== v23 ==
## SIGNAL_GENERATOR_ANALYZER
module SIGNAL_GENERATOR_ANALYZER
(
	input CLK_100MHz,
	input rst,
	output logic [15:0] MUAFR_MOSI_P,
	output [15:0] MUAFR_MOSI_N,
	input  logic [15:0] MUAFR_MISO_P,
	input  logic [15:0] MUAFR_MISO_N,
	input enable_generate,
	output logic [15:0] status_wire,
	output [15:0] status_gen
);
Size in the first run: ~6700 cells after synthesis, ~0.052 mm2 of cells after synthesis.
Settings: LEC_CHECK=0, ABC_AREA=1, CAP_MARGIN=20, CELL_PAD_IN_SITES_GLOBAL_PLACEMENT=1, CORE_MARGIN=7, CORE_UTILIZATION=40, GPL_TIMING_DRIVEN=0, SLEW_MARGIN=20, TNS_END_PERCENT=70; clock period 10.2 ns.
run.sh (not shown) runs the stock make flow with config.mk's settings and CLKGATE_MAP_FILE=.
#### Input delta (v18 over v23)
==> flow/config.mk <==
export PLATFORM = sky130hd
export DESIGN_NAME = SIGNAL_GENERATOR_ANALYZER
export DESIGN_NICKNAME = SIGNAL_GENERATOR_ANALYZER
export VERILOG_FILES = /design/flow/design.v
export SDC_FILE = /design/flow/constraint.sdc
export NUM_CORES = 4
export LEC_CHECK = 0
export CAP_MARGIN = 20
export CORE_MARGIN = 2
export CORE_UTILIZATION = 72
export CTS_CLUSTER_SIZE = 35
export PLACE_DENSITY_LB_ADDON = 0.25
export SETUP_SLACK_MARGIN = 1.45
export SLEW_MARGIN = 20
==> flow/constraint.sdc <==
create_clock -name core_clock -period 4.98 [get_ports {CLK_100MHz}]
set_input_delay 0.9960 -clock core_clock [delete_from_list [all_inputs] [get_ports {CLK_100MHz}]]
set_output_delay 0.9960 -clock core_clock [all_outputs]
set_load 0.01 [all_outputs]
- What v23 reported for total number of nets in the final design has to be multiplied by 0.79 to get the figure for v18.
- The final reports for v18 and v23 show mean instance size in the synthesized netlist higher in the former.
- v18 vs. v23: final design instance area without fill went down by 4.5%.
- Between v18 and v23, it is v18 whose post-layout utilization of the core is higher, by 36 points.
- Total routing resource utilization after global routing: v18 vs v23 up 12 points
- In v18, the worst hold slack came out 0.044 ns above the value in v23.
- Of the two values seen for endpoint of the most critical setup path, cnt_kz_signal_N[3]$_SDFFE_PP0P_ was produced by v23 and cnt_kz_signal_P[3]$_SDFFE_PP0P_ by v18.
- Taking v18 over v23, the instance count of the mapped netlist ratio works out to 0.80.
- To summarise v18: no stage aborted, but the layout did not pass its checks, failing on setup timing.
## Diff of input files: v46 against v18
diff --git a/flow/config.mk b/flow/config.mk
--- a/flow/config.mk
+++ b/flow/config.mk
@@ -8,7 +8,6 @@
 export CAP_MARGIN = 20
 export CORE_MARGIN = 2
-export CORE_UTILIZATION = 72
-export CTS_CLUSTER_SIZE = 35
-export PLACE_DENSITY_LB_ADDON = 0.25
-export SETUP_SLACK_MARGIN = 1.45
-export SLEW_MARGIN = 20
+export CORE_UTILIZATION = 70
+export CTS_CLUSTER_SIZE = 37
+export SETUP_SLACK_MARGIN = 1.42
+export SLEW_MARGIN = 0
==> flow/constraint.sdc <==
create_clock -name core_clock -period 4.77 [get_ports {CLK_100MHz}]
set_input_delay 0.9540 -clock core_clock [delete_from_list [all_inputs] [get_ports {CLK_100MHz}]]
set_output_delay 0.9540 -clock core_clock [all_outputs]
set_load 0.01 [all_outputs]
Notes after the runs:
Not one of v18 and v46 finished clean. v18 had finished all stages when the layout checks came back failing, citing setup timing. Nothing crashed in v46 and all stages finished; the problem is that the final layout failed, the offending checks being setup timing. v46 against v18: weighted congestion reported at the end of routability-driven placement shrank by about 1.4%, met2 layer usage reported by global route shrank by 2.5 points, worst vdd rail ir drop shrank by 21%, leakage dissipation grew by about 2.7%. Relative to v18, the final cell area reported for v46 is higher.
The inputs of v53 differ from those of v46 as listed below.
diff --git a/flow/config.mk b/flow/config.mk
--- a/flow/config.mk
+++ b/flow/config.mk
@@ -6,8 +6,12 @@
 export NUM_CORES = 4
 export LEC_CHECK = 0
+export ABC_AREA = 1
 export CAP_MARGIN = 20
+export CORE_ASPECT_RATIO = 0.91
 export CORE_MARGIN = 2
-export CORE_UTILIZATION = 70
-export CTS_CLUSTER_SIZE = 37
-export SETUP_SLACK_MARGIN = 1.42
-export SLEW_MARGIN = 0
+export CORE_UTILIZATION = 72
+export CTS_CLUSTER_DIAMETER = 25
+export CTS_CLUSTER_SIZE = 31
+export PLACE_DENSITY_LB_ADDON = 0.2
+export SETUP_SLACK_MARGIN = 1.44
+export SLEW_MARGIN = 20
==> flow/constraint.sdc <==
create_clock -name core_clock -period 4.99 [get_ports {CLK_100MHz}]
set_input_delay 0.9980 -clock core_clock [delete_from_list [all_inputs] [get_ports {CLK_100MHz}]]
set_output_delay 0.9980 -clock core_clock [all_outputs]
set_load 0.01 [all_outputs]
Notes after the runs:
Status v53: flow complete, layout not clean - setup timing. Diff v46 -> v53: total length of routed met3 wires +6.2 mm; area after synthesis shows an increase of about 2.7%; maximum count of clock buffers along a single path did not really move; multi-input combinational area share -8.0 points. The number of cells on the worst hold path of v53 exceeds that of v46 by 1. v53 ended up with MUAFR_MISO_P[1] as its startpoint of the most critical setup path; v46 ended up with MUAFR_MISO_P[14]. Comparing v53 and v46, the higher wire length of the first global-routing pass is on v53. Slowest cell on the critical path = sky130_fd_sc_hd__fa_1: v53; slowest cell on the critical path = sky130_fd_sc_hd__mux4_2: v46. Across both runs, worst setup slack was higher for v53 than for v46.
Changes in v4 relative to v53:
==> flow/config.mk <==
export PLATFORM = sky130hd
export DESIGN_NAME = SIGNAL_GENERATOR_ANALYZER
export DESIGN_NICKNAME = SIGNAL_GENERATOR_ANALYZER
export VERILOG_FILES = /design/flow/design.v
export SDC_FILE = /design/flow/constraint.sdc
export NUM_CORES = 4
export LEC_CHECK = 0
export CAP_MARGIN = 20
export CORE_MARGIN = 2
export CORE_UTILIZATION = 68
export CTS_CLUSTER_SIZE = 37
export SETUP_SLACK_MARGIN = 1.42
export SLEW_MARGIN = 20
==> flow/constraint.sdc <==
create_clock -name core_clock -period 4.77 [get_ports {CLK_100MHz}]
set_input_delay 0.9540 -clock core_clock [delete_from_list [all_inputs] [get_ports {CLK_100MHz}]]
set_output_delay 0.9540 -clock core_clock [all_outputs]
set_load 0.01 [all_outputs]
Findings:
For the setup slack, v4 came in 0.62 ns lower than v53 did. v53 has a lower post-route fraction of the period consumed by the critical path than v4. v4 finished all stages; however, its layout fails the closing checks, the failures being setup timing. Against v53, v4 comes in 9.3 points lower on overall routing resource usage. Heaviest power group: the clock network -> v53, sequential cells -> v4. Across both runs, area of the core was higher for v4 than for v53.

---

pepper:
The RTL this note starts from:
==> flow/design.v <==
module SIGNAL_GENERATOR_ANALYZER_ONE_WIRE
(
	input CLK_100MHz,
	input rst,
	input  	MUAFR_MISO_P,
	input  	MUAFR_MISO_N,
	input 	enable_generate,
	output logic [11: 0] test_cnt_1,
	output logic [11: 0] test_cnt_0
);
localparam ITERATION = 1004; 
logic [3: 0] prev_MUAFR_MISO_P;
logic [3: 0] prev_MUAFR_MISO_N;
always @(posedge CLK_100MHz)
begin
	if (rst)
	begin
		prev_MUAFR_MISO_P <= 4'h0;
		prev_MUAFR_MISO_N <= 4'h0;
	end else
	begin
	prev_MUAFR_MISO_P[3] <= prev_MUAFR_MISO_P[2];
	prev_MUAFR_MISO_P[2] <= prev_MUAFR_MISO_P[1];
	prev_MUAFR_MISO_P[1] <= prev_MUAFR_MISO_P[0];
	prev_MUAFR_MISO_P[0] <= MUAFR_MISO_P;
	prev_MUAFR_MISO_N[3] <= prev_MUAFR_MISO_N[2];
	prev_MUAFR_MISO_N[2] <= prev_MUAFR_MISO_N[1];
	prev_MUAFR_MISO_N[1] <= prev_MUAFR_MISO_N[0];
	prev_MUAFR_MISO_N[0] <= MUAFR_MISO_N;
	end
end
logic [15: 0] cnt_analyzer;
logic [11: 0] cnt_skew_P;
logic [11: 0] cnt_skew_N;
always @(posedge CLK_100MHz)
begin
	if (rst)
	begin
		cnt_skew_P <= 0;
		cnt_skew_N <= 0;
		cnt_analyzer <= 0;
		test_cnt_1 <= 0;
		test_cnt_0 <= 0;
	end else
	if (enable_generate == 0)
		begin
			if ((~prev_MUAFR_MISO_P[2] & MUAFR_MISO_P) | (prev_MUAFR_MISO_P[2] & ~MUAFR_MISO_P))
				cnt_skew_P <= cnt_skew_P + 1;
			if ((~prev_MUAFR_MISO_N[2] & MUAFR_MISO_N) | (prev_MUAFR_MISO_N[2] & ~MUAFR_MISO_N))
				cnt_skew_N <= cnt_skew_N + 1;
			if (cnt_analyzer == (ITERATION - 2))
			begin
				cnt_skew_N <= 0;
				cnt_skew_P <= 0;
				test_cnt_1 <= cnt_skew_P;
				test_cnt_0 <= cnt_skew_N;
			end
			if (cnt_analyzer == ITERATION)
				cnt_analyzer <= 0;
			else
				cnt_analyzer <= cnt_analyzer + 1;
		end else
		begin
			cnt_skew_P <= 0;
			cnt_skew_N <= 0;
			cnt_analyzer <= 0;
		end
end
endmodule
module SIGNAL_GENERATOR_ANALYZER
(
	input CLK_100MHz,
	input rst,
	output logic [15:0] MUAFR_MOSI_P,
	output [15:0] MUAFR_MOSI_N,
	input  logic [15:0] MUAFR_MISO_P,
	input  logic [15:0] MUAFR_MISO_N,
	input enable_generate,
	output logic [15:0] status_wire,
	output [15:0] status_gen
);
logic kz;
logic kz_P;
logic kz_N;
logic [15: 0] status_gen_P;
logic [15: 0] status_gen_N;
assign status_gen [15: 0] = status_gen_P [15: 0] & status_gen_N [15: 0];
assign kz = kz_N & kz_P;
localparam cnt_ETALON_GEN_min = 20;
localparam cnt_ETALON_GEN_max = 250;
assign MUAFR_MOSI_N [15: 0]  = ~ MUAFR_MOSI_P [15: 0];
localparam ITERATION = 102;
logic [2: 0] prev_flag_signal_P;
logic [7: 0] cnt_kz_signal_P;
logic [7: 0] cnt_kz_signal_N;
logic [15: 0] fail;
logic [3: 0] j;
logic flag_signal_P;
logic [9: 0] cnt_true_channel [15: 0];
logic [9: 0] cnt_status_true;
wire [8:0] test_cnt_1 [15: 0];
wire [8:0] test_cnt_0 [15: 0];
genvar i;
generate
	for (i = 0; i < 16; i = i + 1)
	begin : generator
		wire [11:0] full_cnt_1;
		wire [11:0] full_cnt_0;
		SIGNAL_GENERATOR_ANALYZER_ONE_WIRE signal_generator_analyzer_one_wire
		(
			.CLK_100MHz(CLK_100MHz),
			.rst(rst),
			.enable_generate(enable_generate),
			.MUAFR_MISO_P(MUAFR_MISO_P[i]),
			.MUAFR_MISO_N(MUAFR_MISO_N[i]),
			.test_cnt_1(full_cnt_1),
			.test_cnt_0(full_cnt_0)
		);
		assign test_cnt_1[i] = full_cnt_1[8:0];
		assign test_cnt_0[i] = full_cnt_0[8:0];
	always @(posedge CLK_100MHz)
	if (rst)
		status_gen_P [i] <= 0;
	else if (enable_generate == 0)
		if ((test_cnt_1 [i] > cnt_ETALON_GEN_min - 1) & (test_cnt_1 [i] < cnt_ETALON_GEN_max + 1))
			status_gen_P [i] <= 1;
		else
			status_gen_P [i] <= 0;
	always @(posedge CLK_100MHz)
	if (rst)
		status_gen_N [i] <= 0;
	else if (enable_generate == 0)
		if ((test_cnt_0 [i] > cnt_ETALON_GEN_min - 1) & (test_cnt_0 [i] < cnt_ETALON_GEN_max + 1))
			status_gen_N [i] <= 1;
		else
			status_gen_N [i] <= 0;
	end
endgenerate
integer k;
always @(posedge CLK_100MHz)
begin
	if (rst)
	begin
		MUAFR_MOSI_P <= 16'h0;
		prev_flag_signal_P <= 3'b0;
		cnt_kz_signal_P <= 0;
		cnt_kz_signal_N <= 0;
		kz_P <= 0;
		kz_N <= 0;
		fail <= 16'hFFFF;
		j <= 0;
		flag_signal_P <= 1;
		for (k = 0; k < 16; k = k + 1)
			cnt_true_channel [k] <= 0;
		cnt_status_true <= 0;
		status_wire <= 16'h0;
	end else
	if (enable_generate == 1)
	begin
		if (flag_signal_P == 1)		 
		begin
			if (prev_flag_signal_P [0] != flag_signal_P)
			begin
				MUAFR_MOSI_P [15: 0] <= 16'h0;
			end else
			begin
				MUAFR_MOSI_P [j] <= ((cnt_status_true  < (ITERATION - 6)) & (cnt_status_true >= 0)) ? 1 : 0;
			end
		end	else
		begin
			if (prev_flag_signal_P [0] != flag_signal_P)
			begin
				MUAFR_MOSI_P [15: 0] <= 16'hFFFF;
			end else
			begin
				MUAFR_MOSI_P [j] <= ((cnt_status_true  < (ITERATION - 6)) & (cnt_status_true >= 0)) ? 0 : 1;
			end
		end
		prev_flag_signal_P [2] <= prev_flag_signal_P [1];
		prev_flag_signal_P [1] <= prev_flag_signal_P [0];
		prev_flag_signal_P [0] <= flag_signal_P;
		if (cnt_status_true  == (ITERATION - 3))  
		begin
			j <= j + 1;
			cnt_status_true <= 0;
			if (j == 15)
				flag_signal_P <= flag_signal_P + 1;
			if (fail[j] == 0)
				status_wire [j] <= 1;
			else
				status_wire [j] <= 0;
		end else
			cnt_status_true <= cnt_status_true + 1;
		if ((cnt_status_true  == (ITERATION - 4)) & (flag_signal_P == 0))  
			if ((cnt_true_channel [j] > (ITERATION >> 1)) & (cnt_true_channel [j] < (ITERATION << 1)) & (kz == 1))
				fail[j] <= 0;
			else
				fail[j] <= 1;
		if ((cnt_status_true  > (ITERATION - 7)) & (flag_signal_P == 0))  
			if (cnt_kz_signal_P > (ITERATION - 15))
				kz_P <= 1;
			else
				kz_P <= 0;
		if ((cnt_status_true  > (ITERATION - 7)) & (flag_signal_P == 0))	 
			if (cnt_kz_signal_N > (ITERATION - 15))
				kz_N <= 1;
			else
				kz_N <= 0;
		if (cnt_status_true  == (ITERATION - 4))  
			cnt_true_channel [j] <= 0;
		else
			if ((MUAFR_MISO_P [j] == flag_signal_P) & (MUAFR_MISO_N [j] != flag_signal_P))
				cnt_true_channel [j] <= cnt_true_channel [j] + 1;
		if (cnt_status_true  == (ITERATION - 4))  
			cnt_kz_signal_P <= 0;
		else
			if (((MUAFR_MISO_P [0] == MUAFR_MISO_P [j]) + (MUAFR_MISO_P [1] == MUAFR_MISO_P [j]) + (MUAFR_MISO_P [2] == MUAFR_MISO_P [j]) + (MUAFR_MISO_P [3] == MUAFR_MISO_P [j]) + (MUAFR_MISO_P [4] == MUAFR_MISO_P [j]) + (MUAFR_MISO_P [5] == MUAFR_MISO_P [j]) + (MUAFR_MISO_P [6] == MUAFR_MISO_P [j]) + (MUAFR_MISO_P [7] == MUAFR_MISO_P [j]) + (MUAFR_MISO_P [8] == MUAFR_MISO_P [j]) + (MUAFR_MISO_P [9] == MUAFR_MISO_P [j]) + (MUAFR_MISO_P [10] == MUAFR_MISO_P [j]) + (MUAFR_MISO_P [11] == MUAFR_MISO_P [j]) + (MUAFR_MISO_P [12] == MUAFR_MISO_P [j]) + (MUAFR_MISO_P [13] == MUAFR_MISO_P [j])) == 1)
				cnt_kz_signal_P <= cnt_kz_signal_P + 1;
		if (cnt_status_true  == (ITERATION - 3)) 
			cnt_kz_signal_N <= 0;
		else
			if (((MUAFR_MISO_N [0] == MUAFR_MISO_N [j]) + (MUAFR_MISO_N [1] == MUAFR_MISO_N [j]) + (MUAFR_MISO_N [2] == MUAFR_MISO_N [j]) + (MUAFR_MISO_N [3] == MUAFR_MISO_N [j]) + (MUAFR_MISO_N [4] == MUAFR_MISO_N [j]) + (MUAFR_MISO_N [5] == MUAFR_MISO_N [j]) + (MUAFR_MISO_N [6] == MUAFR_MISO_N [j]) + (MUAFR_MISO_N [7] == MUAFR_MISO_N [j]) + (MUAFR_MISO_N [8] == MUAFR_MISO_N [j]) + (MUAFR_MISO_N [9] == MUAFR_MISO_N [j]) + (MUAFR_MISO_N [10] == MUAFR_MISO_N [j]) + (MUAFR_MISO_N [11] == MUAFR_MISO_N [j]) + (MUAFR_MISO_N [12] == MUAFR_MISO_N [j]) + (MUAFR_MISO_N [13] == MUAFR_MISO_N [j])) > 13)
				cnt_kz_signal_N <= cnt_kz_signal_N + 1;
		end else
		begin
			j <= 0;
			cnt_true_channel [j] <= 0;
			cnt_status_true <= 0;
			flag_signal_P <= 0;
			MUAFR_MOSI_P <= 16'h0;
		end
end
endmodule
clock: 5.73 ns
lec_check: 0
abc_area: 1
cap_margin: 20
cell_pad_in_sites_global_placement: 3
core_margin: 7
core_utilization: 40
cts_cluster_size: 53
gpl_routability_driven: 1
gpl_timing_driven: 0
min_routing_layer: met2
setup_slack_margin: 0.46
slew_margin: 20
tns_end_percent: 70
Edits applied to the flow inputs when going from pepper to quartz:
--- a/flow/config.mk
+++ b/flow/config.mk
@@ -7,13 +7,10 @@
 export LEC_CHECK = 0
-export ABC_AREA = 1
 export CAP_MARGIN = 20
+export CELL_PAD_IN_SITES_DETAIL_PLACEMENT = 1
 export CELL_PAD_IN_SITES_GLOBAL_PLACEMENT = 3
-export CORE_MARGIN = 7
+export CORE_MARGIN = 10
 export CORE_UTILIZATION = 40
-export CTS_CLUSTER_SIZE = 53
-export GPL_ROUTABILITY_DRIVEN = 1
-export GPL_TIMING_DRIVEN = 0
+export CTS_CLUSTER_DIAMETER = 142
 export MIN_ROUTING_LAYER = met2
-export SETUP_SLACK_MARGIN = 0.46
+export SETUP_SLACK_MARGIN = 2.6
 export SLEW_MARGIN = 20
-export TNS_END_PERCENT = 70
==> flow/constraint.sdc <==
create_clock -name core_clock -period 10.0 [get_ports {CLK_100MHz}]
set_input_delay 2.0000 -clock core_clock [delete_from_list [all_inputs] [get_ports {CLK_100MHz}]]
set_output_delay 2.0000 -clock core_clock [all_outputs]
set_load 0.01 [all_outputs]
Results
- The share of the cycle needed by the critical path after routing number comes out lower for quartz vs pepper.
- Number of synthesized register bits: quartz vs pepper identical
- quartz has more setup slack than pepper.
- pepper → quartz: total of cells resized after clock tree synthesis moved down, worst hold slack increased 0.052 ns.
- Compared with pepper, placement density in the core of quartz is lower.
Power is estimated from default activity; no workload was simulated.
